==> flow/design.v <==
`timescale 1ns / 1ps
module debouncer(
   clk,       
   btn_in,
   btn_out
   );
   input clk;       
   input btn_in;
   output btn_out;
   reg r1, r2, r3;
   always @(posedge clk) begin
       r1 <= btn_in;
       r2 <= r1;
       r3 <= r2;
   end
   assign btn_out = r3;
endmodule
`timescale 1ns / 1ps
module clk5Hz(
    CLK,											 
    RST,											 
    CLKOUT										 
    );
	input CLK;
	input RST;
	output CLKOUT;
	reg CLKOUT;
	parameter cntEndVal = 24'h989680;
	reg [23:0] clkCount;
	always @(posedge CLK) begin
			if(RST == 1'b1) begin
					CLKOUT <= 1'b0;
					clkCount <= 24'h000000;
			end
			else begin
					if(clkCount == cntEndVal) begin
							CLKOUT <= ~CLKOUT;
							clkCount <= 24'h000000;
					end
					else begin
							clkCount <= clkCount + 1'b1;
					end
			end
	end
endmodule
`timescale 1ns / 1ps
module clk66kHZ(
        CLK,											 
    RST,											 
    CLKOUT,										 
    RISE,										 
    FALL										 
    );
	input CLK;
	input RST;
	output CLKOUT;
	output RISE;
	output FALL;
	reg CLKOUT;
	parameter cntEndVal = 10'b1011101110;
	reg [9:0] clkCount;
	assign RISE = ~RST & (clkCount == cntEndVal) & ~CLKOUT;
	assign FALL = ~RST & (clkCount == cntEndVal) & CLKOUT;
	always @(posedge CLK) begin
			if(RST == 1'b1) begin
					CLKOUT <= 1'b0;
					clkCount <= 10'b0000000000;
			end
			else begin
					if(clkCount == cntEndVal) begin
							CLKOUT <= ~CLKOUT;
							clkCount <= 10'b0000000000;
					end
					else begin
							clkCount <= clkCount + 1'b1;
					end
			end
	end
endmodule
`timescale 1ns / 1ps
module spiCtrl(
        CLK,
        EN,
        RST,
        sndRec,
        BUSY,
        DIN,
        RxData,
        SS,
        getByte,
        sndData,
        DOUT
    );
			input CLK;						 
			input EN;						 
			input RST;						 
			input sndRec;					 
			input BUSY;						 
			input [7:0] DIN;				 
			input [7:0] RxData;			 
			output SS;						 
			output getByte;				 
			output [7:0] sndData;		 
			output [39:0] DOUT;			 
			reg SS;
			reg getByte;
			reg [7:0] sndData;
			reg [39:0] DOUT;
			parameter [2:0] Idle = 3'd0,
								 Init = 3'd1,
								 Wait = 3'd2,
								 Check = 3'd3,
								 Done = 3'd4;
			reg [2:0] pState;
			reg [2:0] byteCnt;					 
			parameter byteEndVal = 3'd5;				 
			reg [39:0] tmpSR;		 
	always @(posedge CLK) begin
			if(RST == 1'b1) begin
					SS <= 1'b1;
					getByte <= 1'b0;
					sndData <= 8'h00;
					tmpSR <= 40'h0000000000;
					DOUT <= 40'h0000000000;
					byteCnt <= 3'd0;
					pState <= Idle;
			end
			else if(EN == 1'b1) begin
					case(pState)
								Idle : begin
										SS <= 1'b1;								 
										getByte <= 1'b0;						 
										sndData <= 8'h00;						 
										tmpSR <= 40'h0000000000;			 
										DOUT <= DOUT;							 
										byteCnt <= 3'd0;						 
										if(sndRec == 1'b1) begin
											pState <= Init;
										end
										else begin
											pState <= Idle;
										end
								end
								Init : begin
										SS <= 1'b0;								 
										getByte <= 1'b1;						 
										sndData <= DIN;						 
										tmpSR <= tmpSR;						 
										DOUT <= DOUT;							 
										if(BUSY == 1'b1) begin
												pState <= Wait;
												byteCnt <= byteCnt + 1'b1;	 
										end
										else begin
												pState <= Init;
										end
								end
								Wait : begin
										SS <= 1'b0;								 
										getByte <= 1'b0;						 
										sndData <= sndData;					 
										tmpSR <= tmpSR;						 
										DOUT <= DOUT;							 
										byteCnt <= byteCnt;					 
										if(BUSY == 1'b0) begin
												pState <= Check;
										end
										else begin
												pState <= Wait;
										end
								end
								Check : begin
										SS <= 1'b0;								 
										getByte <= 1'b0;						 
										sndData <= sndData;					 
										tmpSR <= {tmpSR[31:0], RxData};	 
										DOUT <= DOUT;							 
										byteCnt <= byteCnt;					 
										if(byteCnt == 3'd5) begin
												pState <= Done;
										end
										else begin
												pState <= Init;
										end
								end
								Done : begin
										SS <= 1'b1;							 
										getByte <= 1'b0;					 
										sndData <= 8'h00;					 
										tmpSR <= tmpSR;					 
										DOUT[39:0] <= tmpSR[39:0];		 
										byteCnt <= byteCnt;				 
										if(sndRec == 1'b0) begin
												pState <= Idle;
										end
										else begin
												pState <= Done;
										end
								end
								default : pState <= Idle;
						endcase
			end
	end
endmodule
`timescale 1ns / 1ps
module SPImode0(
    CLK,
    SCLKIN,
    RISE,
    FALL,
    RST,
    sndRec,
    DIN,
    MISO,
    MOSI,
    SCLK,
    BUSY,
    DOUT
    );
        input CLK;                         
        input SCLKIN;                      
        input RISE;                        
        input FALL;                        
        input RST;                         
        input sndRec;                     
        input [7:0] DIN;                 
        input MISO;                         
        output MOSI;                     
        output SCLK;                     
        output BUSY;                     
        output [7:0] DOUT;             
        wire MOSI;
        wire SCLK;
        wire [7:0] DOUT;
        reg BUSY;
        parameter [1:0] Idle = 2'd0,
                             Init = 2'd1,
                             RxTx = 2'd2,
                             Done = 2'd3;
        reg [4:0] bitCount;                             
        reg [7:0] rSR;                         
        reg [7:0] wSR;                         
        reg [1:0] pState;                     
        reg CE;                                         
        assign SCLK = (CE == 1'b1) ? SCLKIN : 1'b0;
        assign MOSI = wSR[7];
        assign DOUT = rSR;
        always @(posedge CLK) begin
                if(RST == 1'b1) begin
                        wSR <= 8'h00;
                end
                else if(FALL == 1'b1) begin
                        case(pState)
                                Idle : begin
                                        wSR <= DIN;
                                end
                                Init : begin
                                        wSR <= wSR;
                                end
                                RxTx : begin
                                        if(CE == 1'b1) begin
                                                wSR <= {wSR[6:0], 1'b0};
                                        end
                                end
                                Done : begin
                                        wSR <= wSR;
                                end
                        endcase
                end
        end
        always @(posedge CLK) begin
                if(RST == 1'b1) begin
                        rSR <= 8'h00;
                end
                else if(RISE == 1'b1) begin
                        case(pState)
                                Idle : begin
                                        rSR <= rSR;
                                end
                                Init : begin
                                        rSR <= rSR;
                                end
                                RxTx : begin
                                        if(CE == 1'b1) begin
                                                rSR <= {rSR[6:0], MISO};
                                        end
                                end
                                Done : begin
                                        rSR <= rSR;
                                end
                        endcase
                end
        end
        always @(posedge CLK) begin
                if(RST == 1'b1) begin
                        CE <= 1'b0;                 
                        BUSY <= 1'b0;             
                        bitCount <= 4'h0;         
                        pState <= Idle;         
                end
                else if(FALL == 1'b1) begin
                        case (pState)
                            Idle : begin
                                    CE <= 1'b0;                 
                                    BUSY <= 1'b0;             
                                    bitCount <= 4'd0;         
                                    if(sndRec == 1'b1) begin
                                        pState <= Init;
                                    end
                                    else begin
                                        pState <= Idle;
                                    end
                            end
                            Init : begin
                                    BUSY <= 1'b1;             
                                    bitCount <= 4'h0;         
                                    CE <= 1'b0;                 
                                    pState <= RxTx;         
                            end
                            RxTx : begin
                                    BUSY <= 1'b1;                         
                                    bitCount <= bitCount + 1'b1;     
                                    if(bitCount >= 4'd8) begin
                                            CE <= 1'b0;
                                    end
                                    else begin
                                            CE <= 1'b1;
                                    end
                                    if(bitCount == 4'd8) begin
                                            pState <= Done;
                                    end
                                    else begin
                                            pState <= RxTx;
                                    end
                            end
                            Done : begin
                                    CE <= 1'b0;             
                                    BUSY <= 1'b1;         
                                    bitCount <= 4'd0;     
                                    pState <= Idle;
                            end
                            default : pState <= Idle;
                        endcase
                end
        end
endmodule
`timescale 1ns / 1ps
module PmodJSTK(
        CLK,
			RST,
			sndRec,
			DIN,
			MISO,
			SS,
			SCLK,
			MOSI,
			DOUT
    );
			input CLK;						 
			input RST;						 
			input sndRec;					 
			input [7:0] DIN;				 
			input MISO;						 
			output SS;						 
			output SCLK;					 
			output MOSI;					 
			output [39:0] DOUT;			 
			wire SS;
			wire SCLK;
			wire MOSI;
			wire [39:0] DOUT;
			wire getByte;									 
			wire [7:0] sndData;							 
			wire [7:0] RxData;							 
			wire BUSY;										 
			wire iSCLK_rise;								 
			wire iSCLK_fall;								 
			wire iSCLK;										 
			spiCtrl SPI_Ctrl(
					.CLK(CLK),
					.EN(iSCLK_fall),
					.RST(RST),
					.sndRec(sndRec),
					.BUSY(BUSY),
					.DIN(DIN),
					.RxData(RxData),
					.SS(SS),
					.getByte(getByte),
					.sndData(sndData),
					.DOUT(DOUT)
			);
			SPImode0 SPI_Int(
					.CLK(CLK),
					.SCLKIN(iSCLK),
					.RISE(iSCLK_rise),
					.FALL(iSCLK_fall),
					.RST(RST),
					.sndRec(getByte),
					.DIN(sndData),
					.MISO(MISO),
					.MOSI(MOSI),
					.SCLK(SCLK),
					.BUSY(BUSY),
					.DOUT(RxData)
			);
			clk66kHZ SerialClock(
					.CLK(CLK),
					.RST(RST),
					.CLKOUT(iSCLK),
					.RISE(iSCLK_rise),
					.FALL(iSCLK_fall)
			);
endmodule
`timescale 1ns / 1ps
module VGAdriver(
    input clk,    
    input reset,         
    output video_on,     
    output hsync,        
    output vsync,        
    output p_tick,       
    output [9:0] x,      
    output [9:0] y       
    );
    parameter HD = 640;              
    parameter HF = 48;               
    parameter HB = 16;               
    parameter HR = 96;               
    parameter HMAX = HD+HF+HB+HR-1;  
    parameter VD = 480;              
    parameter VF = 10;               
    parameter VB = 33;               
    parameter VR = 2;                
    parameter VMAX = VD+VF+VB+VR-1;  
	reg  [1:0] r_25MHz;
	wire w_25MHz;
	always @(posedge clk)
		if(reset)
		  r_25MHz <= 0;
		else
		  r_25MHz <= r_25MHz + 1;
	assign w_25MHz = (r_25MHz == 0) ? 1 : 0;  
    reg [9:0] h_count_reg, h_count_next;
    reg [9:0] v_count_reg, v_count_next;
    reg v_sync_reg, h_sync_reg;
    wire v_sync_next, h_sync_next;
    always @(posedge clk)
        if(reset) begin
            v_count_reg <= 0;
            h_count_reg <= 0;
            v_sync_reg  <= 1'b0;
            h_sync_reg  <= 1'b0;
        end
        else begin
            v_count_reg <= v_count_next;
            h_count_reg <= h_count_next;
            v_sync_reg  <= v_sync_next;
            h_sync_reg  <= h_sync_next;
        end
    always @(posedge clk)                            
        if(reset)
            h_count_next <= 0;
        else if(w_25MHz)
            if(h_count_reg == HMAX)                  
                h_count_next <= 0;
            else
                h_count_next <= h_count_reg + 1;         
    always @(posedge clk)
        if(reset)
            v_count_next <= 0;
        else if(w_25MHz)
            if(h_count_reg == HMAX)                  
                if((v_count_reg == VMAX))            
                    v_count_next <= 0;
                else
                    v_count_next <= v_count_reg + 1;
    assign h_sync_next = (h_count_reg >= (HD+HB) && h_count_reg <= (HD+HB+HR-1));
    assign v_sync_next = (v_count_reg >= (VD+VB) && v_count_reg <= (VD+VB+VR-1));
    assign video_on = (h_count_reg < HD) && (v_count_reg < VD);  
    assign hsync  = h_sync_reg;
    assign vsync  = v_sync_reg;
    assign x      = h_count_reg;
    assign y      = v_count_reg;
    assign p_tick = w_25MHz;
endmodule
`timescale 1ns / 1ps
`timescale 1ns / 1ps
module pixelGenerator(
    clk, reset, up, down, video_on, x, y, switch, posdata, score, pause,
    rgb
    );
    input clk;  
    input reset;    
    input up;
    input down;
    input video_on;
    input [9:0] x;
    input [9:0] y;
    input [9:0] posdata;
    input switch;
    input pause;
    output reg score;
    output reg [11:0] rgb;
        parameter X_MAX = 639;
        parameter Y_MAX = 479;
        wire refresh_tick;
        assign refresh_tick = ((y == 481) && (x == 0)) ? 1 : 0;  
        parameter X_WALL_L = 32;    
        parameter X_WALL_R = 39;     
        parameter X_PAD_L = 600;
        parameter X_PAD_R = 603;     
        wire [9:0] y_pad_t, y_pad_b;
        parameter PAD_HEIGHT = 72;   
        reg [9:0] y_pad_reg, y_pad_next;
        parameter PAD_VELOCITY = 3;      
        parameter BALL_SIZE = 8;
        wire [9:0] x_ball_l, x_ball_r;
        wire [9:0] y_ball_t, y_ball_b;
        reg [9:0] y_ball_reg, x_ball_reg;
        wire [9:0] y_ball_next, x_ball_next;
        reg [9:0] x_delta_reg, x_delta_next;
        reg [9:0] y_delta_reg, y_delta_next;
        parameter BALL_VELOCITY_POS = 2;
        parameter BALL_VELOCITY_NEG = -2;
        wire [2:0] rom_addr, rom_col;    
        reg [7:0] rom_data;              
        wire rom_bit;                    
        always @(posedge clk)
            if(reset) begin
                y_pad_reg <= 0;
                x_ball_reg <= 10'd320;           
                y_ball_reg <= 10'd240;
                x_delta_reg <= 10'h002;
                y_delta_reg <= 10'h002;
            end else if(pause) begin
                y_pad_reg <= y_pad_reg;
                x_ball_reg <= x_ball_reg;
                y_ball_reg <= y_ball_reg;
                x_delta_reg <= x_delta_reg;
                y_delta_reg <= y_delta_reg;
            end else begin
                y_pad_reg <= y_pad_next;
                x_ball_reg <= x_ball_next;
                y_ball_reg <= y_ball_next;
                x_delta_reg <= x_delta_next;
                y_delta_reg <= y_delta_next;
            end
        always @*
            case(rom_addr)
                3'b000 :    rom_data = 8'b00111100;  
                3'b001 :    rom_data = 8'b01111110;  
                3'b010 :    rom_data = 8'b11111111;  
                3'b011 :    rom_data = 8'b11111111;  
                3'b100 :    rom_data = 8'b11111111;  
                3'b101 :    rom_data = 8'b11111111;  
                3'b110 :    rom_data = 8'b01111110;  
                3'b111 :    rom_data = 8'b00111100;  
            endcase
        wire wall_on, pad_on, sq_ball_on, ball_on;
        wire [11:0] wall_rgb, pad_rgb, ball_rgb, bg_rgb;
        assign wall_on = ((X_WALL_L <= x) && (x <= X_WALL_R)) ? 1 : 0;
        assign wall_rgb = 12'hAAA;       
        assign pad_rgb = 12'hAAA;        
        assign ball_rgb = 12'hFFF;       
        assign bg_rgb = 12'h111;        
        assign y_pad_t = y_pad_reg;                              
        assign y_pad_b = y_pad_t + PAD_HEIGHT - 1;               
        assign pad_on = (X_PAD_L <= x) && (x <= X_PAD_R) &&      
                        (y_pad_t <= y) && (y <= y_pad_b);
                always @* begin
                    if(switch == 1) begin
                    y_pad_next = y_pad_reg;      
                    if(refresh_tick)
                        if(up & (y_pad_t > PAD_VELOCITY))
                            y_pad_next = y_pad_reg - PAD_VELOCITY;
                        else if(down & (y_pad_b < (Y_MAX - PAD_VELOCITY))) 
                           y_pad_next = y_pad_reg + PAD_VELOCITY;
                    end else begin
                        y_pad_next = y_pad_reg;      
                        if(refresh_tick)
                            if((posdata > 10'd530) & (y_pad_t > PAD_VELOCITY))
                                y_pad_next = y_pad_reg - PAD_VELOCITY; 
                            else if((posdata < 10'd500) & (y_pad_b < (Y_MAX - PAD_VELOCITY)))
                                y_pad_next = y_pad_reg + PAD_VELOCITY;
                    end
                end
                assign x_ball_l = x_ball_reg;
                assign y_ball_t = y_ball_reg;
                assign x_ball_r = x_ball_l + BALL_SIZE - 1;
                assign y_ball_b = y_ball_t + BALL_SIZE - 1;
                assign sq_ball_on = (x_ball_l <= x) && (x <= x_ball_r) &&
                                    (y_ball_t <= y) && (y <= y_ball_b);
                assign rom_addr = y[2:0] - y_ball_t[2:0];    
                assign rom_col = x[2:0] - x_ball_l[2:0];     
                assign rom_bit = rom_data[rom_col];          
                assign ball_on = sq_ball_on & rom_bit;       
                assign x_ball_next = (refresh_tick) ? x_ball_reg + x_delta_reg : x_ball_reg;
                assign y_ball_next = (refresh_tick) ? y_ball_reg + y_delta_reg : y_ball_reg;    
                always @* begin
                    score = 1'b0;
                    x_delta_next = x_delta_reg;
                    y_delta_next = y_delta_reg;
                    if(y_ball_t < 1)                                             
                        y_delta_next = BALL_VELOCITY_POS;                        
                    else if(y_ball_b > Y_MAX)                                    
                        y_delta_next = BALL_VELOCITY_NEG;                        
                    else if(x_ball_l <= X_WALL_R)                                
                        x_delta_next = BALL_VELOCITY_POS;                        
                    else if((X_PAD_L <= x_ball_r) && (x_ball_r <= X_PAD_R) &&
                            (y_pad_t <= y_ball_b) && (y_ball_t <= y_pad_b)) begin     
                        x_delta_next = BALL_VELOCITY_NEG;                        
                        score = 1'b1;
                        end
                end  
                always @*
                    if(~video_on)
                        rgb = 12'h000;       
                    else
                        if(wall_on)
                            rgb = wall_rgb;      
                        else if(pad_on)
                            rgb = pad_rgb;       
                        else if(ball_on)
                            rgb = ball_rgb;      
                        else
                            rgb = bg_rgb;        
            endmodule
`timescale 1ns / 1ps
module scorecounter(
   input clk,
   input reset,
   input d_inc, d_clr,
   output [3:0] dig0, dig1, dig2, dig3
   );
   reg [3:0] r_dig0, r_dig1, r_dig2, r_dig3;
   reg d_inc_q;      
   always @(posedge clk)
       if(reset)
           d_inc_q <= 1'b0;
       else
           d_inc_q <= d_inc;
   always @(posedge clk)
       if(reset) begin
           r_dig3 <= 0;
           r_dig2 <= 0;
           r_dig1 <= 0;
           r_dig0 <= 0;
       end else begin
            if(d_inc & ~d_inc_q) begin
                if (r_dig0 == 9 && r_dig1 == 9) begin
                            r_dig0 <= 0;
                            r_dig1 <= 0;
                            if (r_dig2 == 9 && r_dig3 == 9) begin
                                r_dig2 <= 4'b0;
                                r_dig3 <= 4'b0;
                            end
                            else if (r_dig2 == 9) begin
                                r_dig2 <= 4'b0;
                                r_dig3 <= r_dig3 + 4'b1;
                            end
                            else begin
                                r_dig2 <= r_dig2 + 4'b1;
                            end
                        end
                        else if (r_dig0 == 9) begin
                            r_dig0 <= 4'b0;
                            r_dig1 <= r_dig1 + 4'b1;
                        end
                        else begin
                            r_dig0 <= r_dig0 + 4'b1;
                        end
                    end 
            end
   assign dig0 = r_dig0;
   assign dig1 = r_dig1;
   assign dig2 = r_dig2;
   assign dig3 = r_dig3;
endmodule
`timescale 1ns / 1ps
module sevenSeg(
		CLK,
		RST,
		DIN1,
		DIN2,
		DIN3,
        DIN4,
		AN,
		SEG
   );
			input CLK;						 
			input RST;						 
			input [3:0] DIN1;				 
			input [3:0] DIN2;				 
			input [3:0] DIN3;				 
			input [3:0] DIN4;				 
			output [3:0] AN;				 
			output [6:0] SEG;				 
			reg [3:0] AN;
			reg [6:0] SEG;
			parameter cntEndVal = 16'hC350;
			reg [15:0] clkCount;
			reg DCLK;
			reg [1:0] CNT;
			wire [15:0] bcdData1;
			wire [15:0] bcdData2;
			reg [3:0] muxData;
			always @(*) begin
					if(RST == 1'b1) begin
							muxData = 4'b0000;
					end
					else begin
							case (CNT)
									2'b00 : muxData = DIN1;
									2'b01 : muxData = DIN2;
									2'b10 : muxData = DIN3;
									2'b11 : muxData = DIN4;
							endcase
					end
			end
			always @(posedge CLK) begin
					if(RST == 1'b1) begin
							SEG <= 7'b1000000;
					end
					else if(DCLK == 1'b1) begin
							case (muxData)
									4'h0 : SEG <= 7'b1000000;   
									4'h1 : SEG <= 7'b1111001;   
									4'h2 : SEG <= 7'b0100100;   
									4'h3 : SEG <= 7'b0110000;   
									4'h4 : SEG <= 7'b0011001;   
									4'h5 : SEG <= 7'b0010010;   
									4'h6 : SEG <= 7'b0000010;   
									4'h7 : SEG <= 7'b1111000;   
									4'h8 : SEG <= 7'b0000000;   
									4'h9 : SEG <= 7'b0010000;   
									default : SEG <= 7'b1111111;
							endcase
					end
			end
			always @(posedge CLK) begin
					if(RST == 1'b1) begin
							AN <= 4'b0000;
					end
					else if(DCLK == 1'b1) begin
							case (CNT)
									4'h0 : AN <= 4'b1110;   
									4'h1 : AN <= 4'b1101;   
									4'h2 : AN <= 4'b1011;   
									4'h3 : AN <= 4'b0111;   
									default : AN <= 4'b1111;
							endcase
					end
			end	
			always @(posedge CLK) begin
					if(RST == 1'b1)
							CNT <= 2'b00;
					else if(DCLK == 1'b1)
							CNT <= CNT + 1'b1;
			end
			always @(posedge CLK) begin
							if(RST == 1'b1) begin
									DCLK <= 1'b0;
									clkCount <= 16'h0000;
							end
							else if(clkCount == cntEndVal) begin
									DCLK <= 1'b1;
									clkCount <= 16'h0000;
							end
							else begin
									DCLK <= 1'b0;
									clkCount <= clkCount + 1'b1;
							end
			end
endmodule
`timescale 1ns / 1ps
module top(
        clk, reset, up, down, hsync, vsync, rgb, pmod_switch, pause_switch,
         MISO, SW, SS, MOSI, SCLK, LED, an, seg
    );
     input clk;
     input reset;
     input up;
     input down;
     input pmod_switch;
     input pause_switch;
     output hsync;
     output vsync;
     output [11:0] rgb;
     input MISO;					 
     input [2:0] SW;             
     output SS;                     
     output MOSI;                 
     output SCLK;                 
     output [2:0] LED;			 
     output [3:0] an;			 
     output [6:0] seg;             
     wire w_reset, w_up, w_down, w_vid_on, w_p_tick;
     wire [9:0] w_x, w_y;
     reg [11:0] rgb_reg;
     wire [11:0] rgb_next;
     wire SS;						 
     wire MOSI;                     
     wire SCLK;                     
     reg [2:0] LED;                 
     wire [3:0] an;                 
     wire [6:0] seg;             
     wire [7:0] sndData;
     wire sndRec;
     wire [39:0] jstkData;
     wire [9:0] posData;
     wire score;
     wire [3:0] dig0, dig1, dig2, dig3;
     reg d_inc, d_clr;
     PmodJSTK PmodJSTK_Int(
             .CLK(clk),
             .RST(reset),
             .sndRec(sndRec),
             .DIN(sndData),
             .MISO(MISO),
             .SS(SS),
             .SCLK(SCLK),
             .MOSI(MOSI),
             .DOUT(jstkData)
                 );
      clk5Hz genSndRec(
             .CLK(clk),
             .RST(reset),
             .CLKOUT(sndRec)
     );
      assign posData = {jstkData[25:24], jstkData[39:32]};
      assign sndData = {8'b100000, {SW[1], SW[2]}};
      always @(*) begin
              if(reset == 1'b1) begin
                      LED = 3'b000;
              end
              else begin
                      LED = {jstkData[1], {jstkData[2], jstkData[0]}};
              end
      end
     VGAdriver vga(.clk(clk), .reset(w_reset), .video_on(w_vid_on), .hsync(hsync), .vsync(vsync), .p_tick(w_p_tick), .x(w_x), .y(w_y));
     pixelGenerator pg(.clk(clk), .reset(w_reset), .up(w_up), .down(w_down),.video_on(w_vid_on), .x(w_x), .y(w_y), .switch(pmod_switch), .posdata(posData), .score(score), .pause(pause_switch), .rgb(rgb_next));
     debouncer btReset(.clk(clk), .btn_in(reset), .btn_out(w_reset));
     debouncer btnU(.clk(clk), .btn_in(up), .btn_out(w_up));
     debouncer btnD(.clk(clk), .btn_in(down), .btn_out(w_down));
     scorecounter gs(.clk(clk), .reset(reset), .d_inc(d_inc), .d_clr(d_clr), .dig0(dig0), .dig1(dig1), .dig2(dig2), .dig3(dig3));
     sevenSeg display(
                              .CLK(clk),
                              .RST(reset),
                              .DIN1(dig0),
                              .DIN2(dig1),
                              .DIN3(dig2),
                              .DIN4(dig3),
                              .AN(an),
                              .SEG(seg)
                      );
      always @(*) begin
            d_clr = 1'b0; 
            d_inc = 1'b0;
            if(score)
                d_inc = 1'b1;
      end                
     always @(posedge clk)
         if(w_p_tick)
             rgb_reg <= rgb_next;
     assign rgb = rgb_reg;
endmodule
==> flow/run.sh <==
#!/bin/bash
# the make line also repeats each setting of config.mk as NAME=value (left out here)
make -C /OpenROAD-flow-scripts/flow DESIGN_CONFIG=/design/flow/config.mk WORK_HOME=/design/flow/orfs CLKGATE_MAP_FILE= finish
==> flow/config.mk <==
export PLATFORM = sky130hd
export DESIGN_NAME = top
export DESIGN_NICKNAME = top
export VERILOG_FILES = /design/flow/design.v
export SDC_FILE = /design/flow/constraint.sdc
export NUM_CORES = 4
export LEC_CHECK = 0
export ABC_AREA = 1
export CAP_MARGIN = 0
export CELL_PAD_IN_SITES_DETAIL_PLACEMENT = 0
export CORE_MARGIN = 2
export CORE_UTILIZATION = 72
export CTS_CLUSTER_DIAMETER = 335
export CTS_CLUSTER_SIZE = 16
export GPL_ROUTABILITY_DRIVEN = 0
export GPL_TIMING_DRIVEN = 1
export MIN_ROUTING_LAYER = met1
export PLACE_DENSITY_LB_ADDON = 0.3
export SETUP_SLACK_MARGIN = 0.39
export SLEW_MARGIN = 5
==> flow/constraint.sdc <==
create_clock -name core_clock -period 2.9 [get_ports {clk}]
set_input_delay 0.5800 -clock core_clock [delete_from_list [all_inputs] [get_ports {clk}]]
set_output_delay 0.5800 -clock core_clock [all_outputs]
set_load 0.01 [all_outputs]
==> results of run 1 <==
## metal layers
metal | routed length (um) | up-vias | GRT usage, %
li1 | - | 6541 | -
met1 | 15440 | 6567 | 40.44
met2 | 19230 | 909 | 57.87
met3 | 4008 | 355 | 4.205
met4 | 3148 | 0 | 16.05
met5 | 0 | - | 0
## what timing repair did
item	CTS	global route
setup endpoints to repair	30	109
cloned	0	2
setup buffers	20	27
resized	54	93
pin swaps	30	60
hold endpoints to repair	0	0
## metrics by stage
step / hold WS [ns] / util, % / total power [mW]
2_1_floorplan: 0.3096 / - / 3.859
3_3_place_gp: 0.3108 / 77.47 / 3.920
3_5_place_dp: 0.3132 / 77.47 / 3.929
4_1_cts: 0.3297 / 82.12 / 6.410
5_1_grt: 0.3396 / 85.51 / 6.608
6_report: 0.3298 / 85.51 / 6.443
## final cells by class
type	instances	area (um^2)	area share [%]
repair buffers	134	1192	7.212
clock buffers	22	508.0	3.072
inverters	252	958.4	5.797
well taps	265	331.6	2.005
multi-input cells	1343	8184	49.50
flip-flops and latches	262	5318	32.16
clock inverters	2	41.29	0.2497
==> results.sh, run 1 <==
# source this file to load flow results
export IMPL_holdBufCountCts=0
export IMPL_die_x_um=144.1
export IMPL_finalCritPeriodShare_pct=108.4
export IMPL_final_nets=2144
export IMPL_hpwl_um=23610
export IMPL_first_global_vias=12550
export IMPL_hold_viol=0
export IMPL_ys_area_um2=14120
export IMPL_edf_count=3
export IMPL_yosysTopAreaCellShare_pct=36.71
export IMPL_vdd_drop_max_uv=543.5
export IMPL_synthTopCellsByArea="dfxtp_1 37%, ha_1 10%, nand2_1 9.2%"
export IMPL_dpl_cell_area_um2=14980
export IMPL_top_area_cell="dfxtp_1"
export IMPL_syn_inst=1916
export IMPL_worstSetupPathType="reg -> reg"
export IMPL_seq_power_share_pct=56.6
export IMPL_dp_cells=2207
export IMPL_avgRoutedWirePerCell_um=18.34
export IMPL_grt_pass1_wl_um=56990
export IMPL_ys_types=58
export IMPL_grt_max_degree=42
export IMPL_overflow=0
export IMPL_chipArea_um2=20750
export IMPL_cts_buffers=20
export IMPL_topCombFamilyByArea="simple AND/OR/NAND/NOR gates"
export IMPL_p_leak_nw=6.620
export IMPL_min_period_ns=3.143
export IMPL_top_power_group="registers"
export IMPL_crit_fanout=6
export IMPL_dp_slack_ns=-0.05130
export IMPL_antennaDiodeCount=0
export IMPL_viasPerCell=6.304
export IMPL_cp_cell_sequence="inv_4, ha_4, nor3_4, nand2_2, o21ai_2, o21ai_4, ha_4, nand3_1, nand2_1, a21oi_2, nand3_2, a21oi_4, nand4_4, nor2_4, clkbuf_16, a21oi_1, nor2_1"
export IMPL_vias=14370
export IMPL_tns_ns=-3.419
export IMPL_most_common_cell="nand2_1"
export IMPL_worstPathRequired_ns=3.35
export IMPL_hold_path_end="btnD.r2"
export IMPL_p_int_mw=4.959
export IMPL_rows=51
export IMPL_fp_nets=2047
export IMPL_drt_iter0_markers=1804
export IMPL_drtAntennaViolNets=0
export IMPL_nFillCells=1034
export IMPL_setup_slack_ns=-0.2432
export IMPL_regToRegSetupSlack_ns=-0.24
export IMPL_clk_path_buf_depth=3
export IMPL_synthToLayoutAreaGrowth_pct=17.06
export IMPL_powerComb_uw=213
export IMPL_switchingPower_mw=1.484
export IMPL_postSynth_asyncResetShare_pct=0
export IMPL_synthTopCellsByCount="345 x nand2_1, 259 x dfxtp_1, 244 x inv_1, 191 x nor2_1, 184 x a21oi_1"
export IMPL_timing_rr_start="pg.y_ball_reg[1]"
export IMPL_violations="negative setup slack"
export IMPL_p_seq_mw=3.65
export IMPL_antenna_found_initial=1
export IMPL_drt_total_wl_um=41830
export IMPL_xor_share_pct=2.791
export IMPL_power_frac_comb_pct=3.3
export IMPL_path_clk_slew_ns=0.08
export IMPL_hold_path_depth=0
export IMPL_drc=0
export IMPL_ys_sh_simple_pct=25.19
export IMPL_swShare_pct=23.03
export IMPL_tool_warnings=56
export IMPL_rsz0062_at_grt="yes"
export IMPL_synth_avg_cell_area_um2=7.371
export IMPL_yosys_warnings=10
export IMPL_critPathBufInv=2
export IMPL_arrival_ns=3.60
export IMPL_hold_path_startpoint="btnD.r1"
export IMPL_max_freq_ghz=0.3181
export IMPL_worstSkewPairLatency_ns=0.55
export IMPL_crit_path_end_kind="flip-flop"
export IMPL_dieHeight_um=144.1
export IMPL_timing_slew_headroom_pct=55.83
export IMPL_crit_end="gs.r_dig3[0]"
export IMPL_syn_area_um2=14120
export IMPL_slew_viol_final=0
export IMPL_r2r_end="gs.r_dig3[0]"
export IMPL_fp_utilization_pct=73.05
export IMPL_synth_area_mux_share_pct=0.07973
export IMPL_clk_power_mw=2.58
export IMPL_io_pins=41
export IMPL_fin_worst_skew_ns=0.03099
export IMPL_clockPowerShare_pct=40.1
export IMPL_ff_type="dfxtp_1"
export IMPL_hp_class="reg -> reg"
export IMPL_cts_tree="yes"
export IMPL_slowest_stage="dfxtp_4"
export IMPL_power_density_nw_per_um2=389.7
export IMPL_first_pass_iters=13
export IMPL_worst_slew_pin_slew_ns=0.6566
export IMPL_max_cap_violations=0
export IMPL_fa_ha_area_share_pct=10.88
export IMPL_grt_use_total_pct=33.12
export IMPL_reg2reg_depth=17
export IMPL_cts_num_sinks=262
export IMPL_status="complete, but fails checks"
export IMPL_cp_top_family="simple AND/OR/NAND/NOR gates"
export IMPL_htree_levels=1
export IMPL_root_buffer="clkbuf_16"
export IMPL_startpoint="pg.y_ball_reg[1]"
export IMPL_path_common_cell="ha_4"
export IMPL_final_setup_viol_count=19
export IMPL_crit_cells=17
export IMPL_port_buffers=39
export IMPL_ys_seq_share_pct=37.35
export IMPL_synth_flops=262
export IMPL_ys_cells=1916
export IMPL_crit_path_start_kind="flip-flop"
export IMPL_core_area_um2=19330
export IMPL_synthAoiAreaFrac_pct=15.00
export IMPL_final_area_um2=16530
export IMPL_slowest_delay_ns=0.37
export IMPL_finalNonFillerCells=2280
==> run 2: changes to the inputs <==
Settings changed: ABC_AREA 1 to unset, CAP_MARGIN 0 to 35, CORE_MARGIN 2 to 3, CORE_UTILIZATION 72 to 69, CTS_CLUSTER_DIAMETER 335 to unset, CTS_CLUSTER_SIZE 16 to unset, PLACE_DENSITY set to 0.38, PLACE_DENSITY_LB_ADDON 0.3 to unset, SETUP_SLACK_MARGIN 0.39 to unset, SLEW_MARGIN 5 to 0.
Clock period 2.9 ns to 3.51 ns, I/O delays scaled along.
==> run 2 against run 1 <==
Compared with the run above:
- the layout still fails its checks (negative setup slack)
- largest power group is now the clock network
- utilization decreased by 4.0 points
- global-route usage fell by 4.0 points
- register-to-register slack better by 0.15 ns
- highest routed layer unchanged
==> results.sh, run 2 <==
# source this file to load flow results
export IMPL_drt_total_wl_um=33290
export IMPL_max_cap_violations=0
export IMPL_yosys_warnings=10
export IMPL_synth_area_mux_share_pct=2.548
export IMPL_reg2reg_depth=16
export IMPL_slowest_delay_ns=0.44
export IMPL_hold_path_startpoint="btnU.r1"
export IMPL_synthToLayoutAreaGrowth_pct=14.88
export IMPL_grt_max_degree=56
export IMPL_hpwl_um=21840
export IMPL_clk_power_mw=3.12
export IMPL_r2r_end="gs.r_dig2[3]"
export IMPL_top_area_cell="dfxtp_1"
export IMPL_hp_class="reg -> reg"
export IMPL_violations="negative setup slack"
export IMPL_topCombFamilyByArea="simple AND/OR/NAND/NOR gates"
export IMPL_first_global_vias=11550
export IMPL_antenna_found_initial=0
export IMPL_fa_ha_area_share_pct=11.05
export IMPL_ys_area_um2=14000
export IMPL_min_period_ns=3.605
export IMPL_grt_use_total_pct=29.11
export IMPL_startpoint="pg.y_pad_reg[1]"
export IMPL_seq_power_share_pct=48.0
export IMPL_most_common_cell="dfxtp_1"
export IMPL_ys_cells=1613
export IMPL_avgRoutedWirePerCell_um=17.04
export IMPL_timing_slew_headroom_pct=44.44
export IMPL_p_int_mw=4.960
export IMPL_slowest_stage="or3_4"
export IMPL_final_area_um2=16080
export IMPL_hold_viol=0
export IMPL_cts_buffers=27
export IMPL_synth_flops=262
export IMPL_vias=12040
export IMPL_cp_cell_sequence="or3_4, a21oi_4, buf_6, nor2_4, xnor2_2, ha_1, nand2_1, mux2_4, nand3b_4, a2111oi_4, buf_4, o2111ai_4, buf_6, buf_4, o31ai_4, a21oi_2"
export IMPL_worst_slew_pin_slew_ns=0.8334
export IMPL_synthTopCellsByCount="259 x dfxtp_1, 204 x nor2_1, 118 x ha_1, 99 x nand2_1, 98 x a21oi_1"
export IMPL_cts_tree="yes"
export IMPL_syn_inst=1613
export IMPL_fin_worst_skew_ns=0.01327
export IMPL_root_buffer="clkbuf_16"
export IMPL_tool_warnings=56
export IMPL_hold_path_end="btnU.r2"
export IMPL_chipArea_um2=22030
export IMPL_crit_fanout=6
export IMPL_first_pass_iters=6
export IMPL_rsz0062_at_grt="yes"
export IMPL_power_density_nw_per_um2=391.1
export IMPL_port_buffers=39
export IMPL_crit_path_end_kind="flip-flop"
export IMPL_power_frac_comb_pct=2.4
export IMPL_fin_util_pct=81.55
export IMPL_arrival_ns=4.03
export IMPL_setup_slack_ns=-0.09462
export IMPL_max_freq_ghz=0.2774
export IMPL_cts_num_sinks=262
export IMPL_area_combinational_um2=8254
export IMPL_switchingPower_mw=1.329
export IMPL_viasPerCell=6.167
export IMPL_ys_sh_simple_pct=21.02
export IMPL_nFillCells=1253
export IMPL_top_power_group="the clock network"
export IMPL_ff_type="dfxtp_1"
export IMPL_die_x_um=148.4
export IMPL_xor_share_pct=6.963
export IMPL_status="complete, but fails checks"
export IMPL_slew_viol_final=0
export IMPL_synthAoiAreaFrac_pct=15.71
export IMPL_dpl_cell_area_um2=14770
export IMPL_p_seq_mw=3.02
export IMPL_vdd_drop_max_uv=428.4
export IMPL_crit_path_start_kind="flip-flop"
export IMPL_antennaDiodeCount=0
export IMPL_drtAntennaViolNets=0
export IMPL_ys_seq_share_pct=37.69
export IMPL_cp_top_family="AND-OR/OR-AND gates"
export IMPL_drt_iter0_markers=840
export IMPL_powerComb_uw=150
export IMPL_fp_nets=1744
export IMPL_regToRegSetupSlack_ns=-0.09
export IMPL_ys_types=91
export IMPL_final_nets=1798
export IMPL_worstSkewPairLatency_ns=0.55
export IMPL_crit_cells=16
export IMPL_edf_count=3
export IMPL_io_pins=41
export IMPL_worstPathRequired_ns=3.93
export IMPL_finalCritPeriodShare_pct=102.7
export IMPL_clockPowerShare_pct=49.6
export IMPL_drc=0
export IMPL_final_setup_viol_count=8
export IMPL_worstSetupPathType="reg -> reg"
export IMPL_crit_end="gs.r_dig2[3]"
export IMPL_flop_area_um2=5281
export IMPL_yosysTopAreaCellShare_pct=37.04
export IMPL_synth_avg_cell_area_um2=8.678
export IMPL_fp_utilization_pct=70.99
export IMPL_htree_levels=1
export IMPL_p_leak_nw=6.279
export IMPL_hold_path_depth=0
export IMPL_synthTopCellsByArea="dfxtp_1 37%, ha_1 11%, nor2_1 5.5%"
export IMPL_postSynth_asyncResetShare_pct=0
export IMPL_swShare_pct=21.14
export IMPL_path_clk_slew_ns=0.06
export IMPL_overflow=0
export IMPL_core_area_um2=19720
export IMPL_grt_pass1_wl_um=54520
export IMPL_timing_rr_start="pg.y_pad_reg[1]"
export IMPL_rows=51
export IMPL_clk_path_buf_depth=3
export IMPL_syn_area_um2=14000
export IMPL_dieHeight_um=148.4
export IMPL_critPathBufInv=4
run 2: area by class of cell:
class | instances | area share (%)
flip-flops and latches | 262 | 32.84
clock buffers | 38 | 5.019
repair buffers | 108 | 5.711
clock inverters | 12 | 1.144
well taps | 265 | 2.062
multi-input cells | 1187 | 51.33
inverters | 81 | 1.891
run 2: metrics by stage:
stage          hold slack [ns]  TNS (ns)  total power [mW]  cells  setup slack (ns)
2_1_floorplan           0.3096         0             3.183   1613           0.01002
3_3_place_gp            0.3118         0             3.229   1891           0.01332
3_5_place_dp            0.3121   -0.4374             3.236   1892           -0.1068
4_1_cts                 0.3273         0             6.333   1950          0.006746
5_1_grt                 0.3355    -2.666             6.457   1953           -0.2457
6_report                0.3268   -0.4969             6.289   1953          -0.09462
run 2: timing repair:
action,CTS,global route
resized,10,38
gates cloned,0,0
setup buffers,8,3
hold endpoints to repair,0,0
setup endpoints to repair,12,19
hold buffers,0,0
pin swaps,6,29
run 2: per-layer routing:
layer | share of wire [%] | vias to the layer above | wire (um) | track usage (%)
met5 | 0 | - | 0 | 0
met4 | 3.9 | 0 | 1306 | 11.13
met3 | 5.3 | 107 | 1750 | 4.083
met2 | 48 | 403 | 15950 | 49.74
met1 | 43 | 5710 | 14280 | 37.49
li1 | - | 5824 | - | -
==> run 3: changes to the inputs <==
Settings changed: ABC_AREA set to 0, CAP_MARGIN 35 to 10, CELL_PAD_IN_SITES_GLOBAL_PLACEMENT set to 3, CORE_ASPECT_RATIO set to 0.88, CORE_MARGIN 3 to 4, CORE_UTILIZATION 69 to 66, CTS_CLUSTER_SIZE set to 71, GPL_TIMING_DRIVEN 1 to 0, HOLD_SLACK_MARGIN set to 0.08, MAX_ROUTING_LAYER set to met4, MIN_ROUTING_LAYER met1 to met2, PLACE_DENSITY 0.38 to unset, PLACE_DENSITY_LB_ADDON set to 0.0, SETUP_SLACK_MARGIN set to -0.19, TNS_END_PERCENT set to 15.
Clock period 3.51 ns to 4.34 ns, I/O delays scaled along.
==> run 3 against run 2 <==
Compared with the run above:
- the flow now stops in global placement without I/O
- area after synthesis unchanged
- die size is 7.1% higher
- synthesized cell count unchanged
==> results.sh, run 3 <==
# flow metrics
export IMPL_status="did not finish"
export IMPL_lastStage="global placement without I/O"
export IMPL_firstError="[ERROR FLW-0024] Place density exceeds 1.0 (current PLACE_DENSITY_LB_ADDON =  0.0). Please check if the value of  PLACE_DENSITY_LB_ADDON is between 0 and 0.99."
export IMPL_postSynth_asyncResetShare_pct=0
export IMPL_synthAoiAreaFrac_pct=15.71
export IMPL_ys_area_um2=14000
export IMPL_ys_types=91
export IMPL_syn_inst=1613
export IMPL_synthTopCellsByCount="259 x dfxtp_1, 204 x nor2_1, 118 x ha_1, 99 x nand2_1, 98 x a21oi_1"
export IMPL_synth_flops=262
export IMPL_yosysTopAreaCellShare_pct=37.04
export IMPL_most_common_cell="dfxtp_1"
export IMPL_core_area_um2=20660
export IMPL_edf_count=3
export IMPL_synthTopCellsByArea="dfxtp_1 37%, ha_1 11%, nor2_1 5.5%"
export IMPL_fp_nets=1744
export IMPL_fa_ha_area_share_pct=11.05
export IMPL_dieHeight_um=144.6
export IMPL_chipArea_um2=23610
export IMPL_xor_share_pct=6.963
export IMPL_top_area_cell="dfxtp_1"
export IMPL_ys_sh_simple_pct=21.02
export IMPL_rows=49
export IMPL_synth_avg_cell_area_um2=8.678
export IMPL_die_x_um=163.2
export IMPL_ys_seq_share_pct=37.69
export IMPL_yosys_warnings=10
export IMPL_ys_cells=1613
export IMPL_ff_type="dfxtp_1"
export IMPL_topCombFamilyByArea="simple AND/OR/NAND/NOR gates"
export IMPL_fp_utilization_pct=67.75
export IMPL_synth_area_mux_share_pct=2.548
export IMPL_syn_area_um2=14000
==> run 4: changes to the inputs <==
Settings changed: ABC_AREA 0 to 1, CAP_MARGIN 10 to 20, CELL_PAD_IN_SITES_DETAIL_PLACEMENT 0 to unset, CELL_PAD_IN_SITES_GLOBAL_PLACEMENT 3 to unset, CORE_ASPECT_RATIO 0.88 to unset, CORE_MARGIN 4 to 2, CORE_UTILIZATION 66 to 72, CTS_CLUSTER_DIAMETER set to 207, CTS_CLUSTER_SIZE 71 to unset, GPL_ROUTABILITY_DRIVEN 0 to unset, GPL_TIMING_DRIVEN 0 to unset, HOLD_SLACK_MARGIN 0.08 to unset, MAX_ROUTING_LAYER met4 to unset, MIN_ROUTING_LAYER met2 to unset, PLACE_DENSITY_LB_ADDON 0.0 to 0.29, SETUP_SLACK_MARGIN -0.19 to unset, SLEW_MARGIN 0 to 20, TNS_END_PERCENT 15 to unset.
Clock period 4.34 ns to 2.84 ns, I/O delays scaled along.
==> run 4 against run 3 <==
Compared with the run above:
- the layout now fails its checks (negative setup slack)
- area after synthesis rose by 0.90%
- synthesized cell count rose by 19%
- die size fell by 12%
==> results.sh, run 4 <==
# source this file to load flow results
export IMPL_synthTopCellsByCount="345 x nand2_1, 259 x dfxtp_1, 244 x inv_1, 191 x nor2_1, 184 x a21oi_1"
export IMPL_cp_cell_sequence="inv_4, ha_4, nor3_4, nand2_2, nor3_2, xnor2_1, ha_1, nand2_1, nor2_2, a21oi_2, nand3_2, a21oi_4, buf_6, nand3_4, nor2_4, buf_4, nand3_1, nand3_1, nor2_1"
export IMPL_drt_total_wl_um=36370
export IMPL_power_frac_comb_pct=2.8
export IMPL_worstSkewPairLatency_ns=0.55
export IMPL_cp_top_family="simple AND/OR/NAND/NOR gates"
export IMPL_min_period_ns=3.149
export IMPL_path_clk_slew_ns=0.06
export IMPL_r2r_end="gs.r_dig0[2]"
export IMPL_ys_types=58
export IMPL_synthToLayoutAreaGrowth_pct=15.02
export IMPL_drt_iter0_markers=1233
export IMPL_core_area_um2=19330
export IMPL_most_common_cell="nand2_1"
export IMPL_vias=13540
export IMPL_io_pins=41
export IMPL_startpoint="pg.y_ball_reg[1]"
export IMPL_drc=0
export IMPL_dieHeight_um=144.1
export IMPL_cts_buffers=27
export IMPL_holdBufCountCts=0
export IMPL_synth_area_mux_share_pct=0.07973
export IMPL_hold_path_startpoint="btReset.r2"
export IMPL_setup_slack_ns=-0.3093
export IMPL_yosys_warnings=10
export IMPL_slew_viol_final=0
export IMPL_ys_cells=1916
export IMPL_edf_count=3
export IMPL_reg2reg_depth=19
export IMPL_grt_use_total_pct=34.67
export IMPL_overflow=0
export IMPL_chipArea_um2=20750
export IMPL_htree_levels=1
export IMPL_viasPerCell=5.934
export IMPL_postSynth_asyncResetShare_pct=0
export IMPL_swShare_pct=21.97
export IMPL_final_setup_viol_count=19
export IMPL_grt_max_degree=42
export IMPL_hold_path_end="btReset.r3"
export IMPL_hold_viol=0
export IMPL_slowest_delay_ns=0.37
export IMPL_fin_util_pct=84.02
export IMPL_crit_end="gs.r_dig0[2]"
export IMPL_top_power_group="registers"
export IMPL_gp_congestion=0.9513
export IMPL_crit_fanout=5
export IMPL_first_pass_iters=6
export IMPL_p_seq_mw=3.73
export IMPL_ys_sh_simple_pct=25.19
export IMPL_grt_pass1_wl_um=59470
export IMPL_vdd_drop_max_uv=663.6
export IMPL_fp_utilization_pct=73.05
export IMPL_avgRoutedWirePerCell_um=15.94
export IMPL_finalCritPeriodShare_pct=110.9
export IMPL_regToRegSetupSlack_ns=-0.31
export IMPL_fp_nets=2047
export IMPL_tns_ns=-4.577
export IMPL_ys_seq_share_pct=37.35
export IMPL_cts_num_sinks=262
export IMPL_top_area_cell="dfxtp_1"
export IMPL_critPathBufInv=3
export IMPL_powerComb_uw=211
export IMPL_rsz0062_at_grt="yes"
export IMPL_worst_slew_pin_slew_ns=0.5948
export IMPL_fa_ha_area_share_pct=10.88
export IMPL_switchingPower_mw=1.641
export IMPL_fin_worst_skew_ns=0.01113
export IMPL_status="complete, but fails checks"
export IMPL_drtAntennaViolNets=0
export IMPL_synth_avg_cell_area_um2=7.371
export IMPL_final_nets=2128
export IMPL_syn_inst=1916
export IMPL_violations="negative setup slack"
export IMPL_crit_cells=19
export IMPL_finalNonFillerCells=2282
export IMPL_die_x_um=144.1
export IMPL_port_buffers=39
export IMPL_syn_area_um2=14120
export IMPL_topCombFamilyByArea="simple AND/OR/NAND/NOR gates"
export IMPL_yosysTopAreaCellShare_pct=36.71
export IMPL_finalPower_mw=7.471
export IMPL_antennaDiodeCount=0
export IMPL_hold_slack_ns=0.3195
export IMPL_synthAoiAreaFrac_pct=15.00
export IMPL_rows=51
export IMPL_first_global_vias=12970
export IMPL_worstSetupPathType="reg -> reg"
export IMPL_arrival_ns=3.58
export IMPL_tool_warnings=55
export IMPL_synth_flops=262
export IMPL_crit_path_start_kind="flip-flop"
export IMPL_path_common_cell="nand3_1"
export IMPL_timing_slew_headroom_pct=60.24
export IMPL_synthTopCellsByArea="dfxtp_1 37%, ha_1 10%, nand2_1 9.2%"
export IMPL_hold_path_depth=0
export IMPL_xor_share_pct=2.791
export IMPL_clk_path_buf_depth=3
export IMPL_root_buffer="clkbuf_16"
export IMPL_ys_area_um2=14120
export IMPL_clockPowerShare_pct=47.3
export IMPL_slowest_stage="dfxtp_4"
export IMPL_seq_power_share_pct=49.9
export IMPL_p_leak_nw=6.586
export IMPL_hpwl_um=24040
export IMPL_dp_cells=2221
export IMPL_p_int_mw=5.829
export IMPL_clk_power_mw=3.53
export IMPL_crit_path_end_kind="flip-flop"
export IMPL_max_freq_ghz=0.3175
export IMPL_power_density_nw_per_um2=459.9
export IMPL_hp_class="reg -> reg"
export IMPL_ff_type="dfxtp_1"
export IMPL_cts_tree="yes"
export IMPL_max_cap_violations=0
export IMPL_timing_rr_start="pg.y_ball_reg[1]"
export IMPL_nFillCells=1159
export IMPL_worstPathRequired_ns=3.27
export IMPL_antenna_found_initial=0
## run 4: stage by stage
stage / setup slack, ns / instance area, um^2
final: -0.3093 / 16240
after global routing: -0.4107 / 16240
after CTS: -0.03815 / 16070
after detailed placement: -0.1254 / 15040
after global placement: 0.05172 / 15040
after floorplan: 0.04824 / 14140
## run 4: area by class of cell
cell class	count	area (um^2)	share of cell area (%)
multi-input combinational	1343	7805	48.05
tap	265	331.6	2.041
sequential	262	5298	32.61
inverter	252	950.9	5.854
clock inverter	13	135.1	0.8319
timing repair buffer	111	973.4	5.992
clock buffer	36	750.7	4.621
## run 4: repair_timing
item	4_1_cts	5_1_grt
buffers inserted	5	6
pin swaps	6	18
cloned	1	0
endpoints found under the setup margin	18	31
resized	22	40
## run 4: routing by layer
metal / track usage, % / wire length, um / vias up
met5: 0 / 0 / -
met2: 61.33 / 17660 / 605
li1: - / - / 6535
met1: 42.44 / 14490 / 6272
met3: 5.000 / 2616 / 130
met4: 14.14 / 1602 / 0
==> run 5: changes to the inputs <==
Settings changed: CAP_MARGIN 20 to 35, CELL_PAD_IN_SITES_DETAIL_PLACEMENT set to 0, CORE_UTILIZATION 72 to 69, CTS_CLUSTER_DIAMETER 207 to unset, GPL_ROUTABILITY_DRIVEN set to 0, GPL_TIMING_DRIVEN set to 1, MIN_ROUTING_LAYER set to met1, SETUP_SLACK_MARGIN set to 0.34, SLEW_MARGIN 20 to 0.
==> run 5 against run 4 <==
Compared with the run above:
- the layout still fails its checks (negative setup slack)
- utilization increased by 0.98 points
- die size rose by 4.2%
- final cell count is 2.1% higher
- largest cell class unchanged
==> results.sh, run 5 <==
# source this file to load flow results
export IMPL_status="complete, but fails checks"
export IMPL_violations="negative setup slack"
export IMPL_synth_flops=262
export IMPL_synth_area_mux_share_pct=0.07973
export IMPL_fin_worst_skew_ns=0.02028
export IMPL_drtAntennaViolNets=0
export IMPL_antennaDiodeCount=0
export IMPL_cts_tree="yes"
export IMPL_cts_buffers=27
export IMPL_first_global_vias=13170
export IMPL_top_area_cell="dfxtp_1"
export IMPL_worst_slew_pin_slew_ns=0.9055
export IMPL_worstSkewPairLatency_ns=0.58
export IMPL_hold_viol=0
export IMPL_crit_cells=18
export IMPL_hold_path_end="btnD.r3"
export IMPL_hp_class="reg -> reg"
export IMPL_dp_cells=2212
export IMPL_crit_end="gs.r_dig2[3]"
export IMPL_tool_warnings=56
export IMPL_drt_iter0_markers=1742
export IMPL_synth_avg_cell_area_um2=7.371
export IMPL_avgRoutedWirePerCell_um=18.22
export IMPL_top_power_group="the clock network"
export IMPL_worstPathRequired_ns=3.34
export IMPL_p_int_mw=6.059
export IMPL_topCombFamilyByArea="simple AND/OR/NAND/NOR gates"
export IMPL_slowest_stage="dfxtp_4"
export IMPL_path_clk_slew_ns=0.07
export IMPL_syn_inst=1916
export IMPL_grt_max_degree=55
export IMPL_max_freq_ghz=0.3338
export IMPL_fp_nets=2047
export IMPL_most_common_cell="nand2_1"
export IMPL_tns_ns=-1.902
export IMPL_finalNonFillerCells=2329
export IMPL_seq_power_share_pct=47.4
export IMPL_clk_power_mw=3.92
export IMPL_critPathBufInv=3
export IMPL_crit_fanout=6
export IMPL_clk_path_buf_depth=3
export IMPL_grt_use_total_pct=33.18
export IMPL_min_period_ns=2.996
export IMPL_fp_utilization_pct=70.02
export IMPL_vias=14520
export IMPL_startpoint="pg.y_ball_reg[1]"
export IMPL_synthAoiAreaFrac_pct=15.00
export IMPL_synthTopCellsByCount="345 x nand2_1, 259 x dfxtp_1, 244 x inv_1, 191 x nor2_1, 184 x a21oi_1"
export IMPL_core_area_um2=20170
export IMPL_fa_ha_area_share_pct=10.88
export IMPL_timing_rr_start="pg.y_ball_reg[1]"
export IMPL_setup_slack_ns=-0.1559
export IMPL_crit_path_start_kind="flip-flop"
export IMPL_dieHeight_um=147.1
export IMPL_cp_cell_sequence="inv_4, ha_4, buf_4, xor2_1, ha_1, a21o_1, nand4_1, nand2_1, nand2_1, nand3_2, a21oi_4, nand3_2, nor2_4, buf_12, nand3_1, nand2_1, nand2_1, nor2_1"
export IMPL_htree_levels=1
export IMPL_regToRegSetupSlack_ns=-0.16
export IMPL_overflow=0
export IMPL_arrival_ns=3.49
export IMPL_reg2reg_depth=18
export IMPL_grt_pass1_wl_um=60550
export IMPL_cp_top_family="simple AND/OR/NAND/NOR gates"
export IMPL_slowest_delay_ns=0.37
export IMPL_viasPerCell=6.234
export IMPL_hpwl_um=23230
export IMPL_timing_slew_headroom_pct=39.57
export IMPL_yosys_warnings=10
export IMPL_first_pass_iters=6
export IMPL_p_seq_mw=3.73
export IMPL_postSynth_asyncResetShare_pct=0
export IMPL_antenna_found_initial=0
export IMPL_ys_area_um2=14120
export IMPL_final_setup_viol_count=17
export IMPL_final_nets=2169
export IMPL_ys_cells=1916
export IMPL_hold_path_depth=0
export IMPL_vdd_drop_max_uv=825.9
export IMPL_root_buffer="clkbuf_16"
export IMPL_edf_count=3
export IMPL_syn_area_um2=14120
export IMPL_die_x_um=147.1
export IMPL_drt_total_wl_um=42440
export IMPL_power_density_nw_per_um2=458.3
export IMPL_rows=52
export IMPL_yosysTopAreaCellShare_pct=36.71
export IMPL_chipArea_um2=21630
export IMPL_ys_seq_share_pct=37.35
export IMPL_ys_types=58
export IMPL_xor_share_pct=2.791
export IMPL_port_buffers=39
export IMPL_hold_path_startpoint="btnD.r2"
export IMPL_synthToLayoutAreaGrowth_pct=21.38
export IMPL_switchingPower_mw=1.797
export IMPL_powerComb_uw=214
export IMPL_max_cap_violations=0
export IMPL_ff_type="dfxtp_1"
export IMPL_io_pins=41
export IMPL_crit_path_end_kind="flip-flop"
export IMPL_worstSetupPathType="reg -> reg"
export IMPL_clockPowerShare_pct=49.8
export IMPL_finalCritPeriodShare_pct=105.5
export IMPL_finalPower_mw=7.856
export IMPL_slew_viol_final=0
export IMPL_cts_num_sinks=262
export IMPL_synthTopCellsByArea="dfxtp_1 37%, ha_1 10%, nand2_1 9.2%"
export IMPL_swShare_pct=22.87
export IMPL_power_frac_comb_pct=2.7
export IMPL_p_leak_nw=6.944
export IMPL_ys_sh_simple_pct=25.19
export IMPL_drc=0
export IMPL_path_common_cell="nand2_1"
export IMPL_r2r_end="gs.r_dig2[3]"
export IMPL_rsz0062_at_grt="yes"
==> run 5: cell type report <==
class                           count  area, um^2
Clock buffer                       31       710.7
Clock inverter                     19       260.3
Fill cell                        1102        3027
Inverter                          252       963.4
Multi-Input combinational cell   1343        8187
Sequential cell                   262        5309
Tap cell                          270       337.8
Timing Repair Buffer              152        1375
==> run 5: through the flow <==
step / hold WS [ns] / cell area, um^2 / setup WS [ns] / utilization (%)
floorplan: 0.3096 / 14190 / 0.1536 / -
global placement: 0.3098 / 15000 / 0.04276 / 74.35
detailed placement: 0.3128 / 15000 / -0.05823 / 74.35
CTS: 0.3276 / 16530 / 0.05220 / 81.94
global route: 0.3324 / 17140 / -0.2434 / 84.99
finish: 0.3274 / 17140 / -0.1559 / 84.99
==> run 5: metal layers <==
layer / up-vias / part of all wire [%] / global-route usage (%)
met3: 317 / 9.2 / 5.652
met1: 6656 / 36 / 39.34
met4: 0 / 6.8 / 16.54
li1: 6615 / - / -
met2: 931 / 48 / 58.11
met5: - / 0 / 0
==> run 5: timing repair <==
| action | in CTS | in global routing |
|---|---|---|
| pin swaps | 38 | 57 |
| gates resized | 55 | 107 |
| gates cloned | 2 | 1 |
| hold buffers | 0 | 0 |
| buffers inserted | 38 | 26 |
| endpoints found under the setup margin | 40 | 112 |
==> run 6: changes to the inputs <==
Settings changed: CAP_MARGIN 35 to 20, CELL_PAD_IN_SITES_DETAIL_PLACEMENT 0 to 1, CORE_ASPECT_RATIO set to 1.29, CORE_MARGIN 2 to 7, CORE_UTILIZATION 69 to 20, CTS_CLUSTER_DIAMETER set to 139, GPL_ROUTABILITY_DRIVEN 0 to unset, GPL_TIMING_DRIVEN 1 to unset, HOLD_SLACK_MARGIN set to 0.15, MAX_ROUTING_LAYER set to met4, MIN_ROUTING_LAYER met1 to unset, PLACE_DENSITY_LB_ADDON 0.29 to unset, SETUP_SLACK_MARGIN 0.34 to 1.22, SLEW_MARGIN 0 to 5, TNS_END_PERCENT set to 35.
Clock period 2.84 ns to 8.29 ns, I/O delays scaled along.
==> run 6 against run 5 <==
Compared with the run above:
- now clean on timing, DRC and antenna
- sequential cell count unchanged
- synthesized cell count unchanged
- utilization down 61 points
- area after synthesis unchanged
- die size rose to 3.6 times the previous value
- power down 66%
- clock power down 66%
- clock-buffer cell count up 11
- design area down 4.3%
- routed wire length down 11%
- worst hold slack worse by 0.0013 ns
- register-to-register slack better by 4.4 ns
- largest cell class unchanged
- largest power group unchanged
==> results.sh, run 6 <==
# source this file to load flow results
export IMPL_power_frac_comb_pct=2.5
export IMPL_final_nets=2066
export IMPL_hpwl_um=27910
export IMPL_reg2reg_depth=16
export IMPL_ctsResizeCount=0
export IMPL_hold_path_end="btReset.r2"
export IMPL_area_combinational_um2=7625
export IMPL_gp_congestion=0.8750
export IMPL_grt_use_total_pct=9.786
export IMPL_dp_cells=2799
export IMPL_r2r_end="gs.r_dig2[3]"
export IMPL_clk_power_mw=1.35
export IMPL_p_seq_mw=1.28
export IMPL_hp_class="reg -> reg"
export IMPL_htree_levels=1
export IMPL_grt_max_degree=69
export IMPL_crit_end="LED[1]"
export IMPL_synthTopCellsByCount="345 x nand2_1, 259 x dfxtp_1, 244 x inv_1, 191 x nor2_1, 184 x a21oi_1"
export IMPL_dieHeight_um=315.8
export IMPL_drtAntennaViolNets=0
export IMPL_flop_area_um2=5275
export IMPL_ys_area_um2=14120
export IMPL_max_cap_violations=0
export IMPL_cts_buffers=30
export IMPL_finalCritPeriodShare_pct=55.69
export IMPL_chipArea_um2=78310
export IMPL_core_area_um2=69780
export IMPL_first_global_vias=13260
export IMPL_fp_nets=2047
export IMPL_cts_tree="yes"
export IMPL_status="finished clean"
export IMPL_startpoint="reset"
export IMPL_viasPerCell=4.441
export IMPL_port_buffers=39
export IMPL_antenna_found_initial=1
export IMPL_topCombFamilyByArea="simple AND/OR/NAND/NOR gates"
export IMPL_cts_setup_buffers=0
export IMPL_worstSetupPathType="in -> out"
export IMPL_fin_util_pct=23.52
export IMPL_top_power_group="the clock network"
export IMPL_vdd_drop_max_uv=142.6
export IMPL_crit_path_start_kind="input pin"
export IMPL_yosysTopAreaCellShare_pct=36.71
export IMPL_first_pass_iters=4
export IMPL_synthToLayoutAreaGrowth_pct=16.19
export IMPL_ys_cells=1916
export IMPL_synth_area_mux_share_pct=0.07973
export IMPL_worstPathRequired_ns=6.63
export IMPL_switchingPower_uw=597.9
export IMPL_max_freq_ghz=0.2166
export IMPL_ys_seq_share_pct=37.35
export IMPL_drt_total_wl_um=37960
export IMPL_slowest_stage="buf_4"
export IMPL_rsz0062_at_grt="no"
export IMPL_syn_inst=1916
export IMPL_drc=0
export IMPL_clockPowerShare_pct=50.0
export IMPL_drt_iter0_markers=473
export IMPL_avgRoutedWirePerCell_um=13.31
export IMPL_hold_path_depth=0
export IMPL_ys_sh_simple_pct=25.19
export IMPL_vias=12670
export IMPL_tns_ns=0
export IMPL_min_period_ns=4.617
export IMPL_die_x_um=248.0
export IMPL_p_int_mw=2.096
export IMPL_finalNonFillerCells=2852
export IMPL_top_area_cell="dfxtp_1"
export IMPL_ff_type="dfxtp_1"
export IMPL_most_common_cell="nand2_1"
export IMPL_path_clk_slew_ns=0.06
export IMPL_clk_path_buf_depth=3
export IMPL_worstSkewPairLatency_ns=0.60
export IMPL_xor_share_pct=2.791
export IMPL_seq_power_share_pct=47.5
export IMPL_timing_rr_start="pg.y_ball_reg[1]"
export IMPL_io_pins=41
export IMPL_final_setup_viol_count=0
export IMPL_cts_num_sinks=262
export IMPL_overflow=0
export IMPL_synthTopCellsByArea="dfxtp_1 37%, ha_1 10%, nand2_1 9.2%"
export IMPL_edf_count=3
export IMPL_fin_worst_skew_ns=0.04386
export IMPL_power_density_nw_per_um2=164.1
export IMPL_rows=110
export IMPL_p_leak_nw=6.270
export IMPL_crit_cells=4
export IMPL_slew_viol_final=0
export IMPL_cp_top_family="buffers and inverters"
export IMPL_hold_path_startpoint="btReset.r1"
export IMPL_timing_slew_headroom_pct=41.15
export IMPL_fa_ha_area_share_pct=10.88
export IMPL_cp_cell_sequence="buf_2, buf_4, nor2_1, clkdlybuf4s50_1"
export IMPL_tool_warnings=53
export IMPL_crit_fanout=68
export IMPL_hold_viol=0
export IMPL_postSynth_asyncResetShare_pct=0
export IMPL_holdBufCountCts=0
export IMPL_synth_flops=262
export IMPL_fp_utilization_pct=20.24
export IMPL_worst_slew_pin_slew_ns=0.8818
export IMPL_ys_types=58
export IMPL_regToRegSetupSlack_ns=4.27
export IMPL_grt_pass1_wl_um=63700
export IMPL_nFillCells=8433
export IMPL_synthAoiAreaFrac_pct=15.00
export IMPL_syn_area_um2=14120
export IMPL_arrival_ns=2.96
export IMPL_synth_avg_cell_area_um2=7.371
export IMPL_yosys_warnings=10
export IMPL_swShare_pct=22.20
export IMPL_slowest_delay_ns=0.58
export IMPL_root_buffer="clkbuf_16"
export IMPL_critPathBufInv=3
export IMPL_powerComb_uw=68.4
export IMPL_finalPower_mw=2.694
export IMPL_crit_path_end_kind="output port"
==> run 6: area by class of cell <==
class | instances | area share, %
multi-input cells | 1343 | 46.46
inverters | 252 | 5.764
repair buffers | 46 | 2.669
diodes | 1 | 0.01525
clock inverters | 10 | 0.9607
clock buffers | 42 | 5.154
flip-flops and latches | 262 | 32.14
well taps | 896 | 6.831
==> run 6: per-layer routing <==
metal / track usage (%) / wire length, um
met2: 18.08 / 19330
met4: 3.125 / 985
met1: 10.71 / 16330
met3: 1.403 / 1311
met5: - / 0
==> run 6: per-stage QoR <==
stage | hold WS, ns | setup slack (ns) | area (um^2)
after floorplan | 0.3096 | 4.315 | 14120
after global placement | 0.3114 | 3.665 | 15400
after detailed placement | 0.3154 | 3.648 | 15400
after CTS | 0.3300 | 3.640 | 16410
after global routing | 0.3410 | 3.557 | 16410
final | 0.3262 | 3.673 | 16410
Power figures rest on the tool's default switching activity, not on a simulated workload.
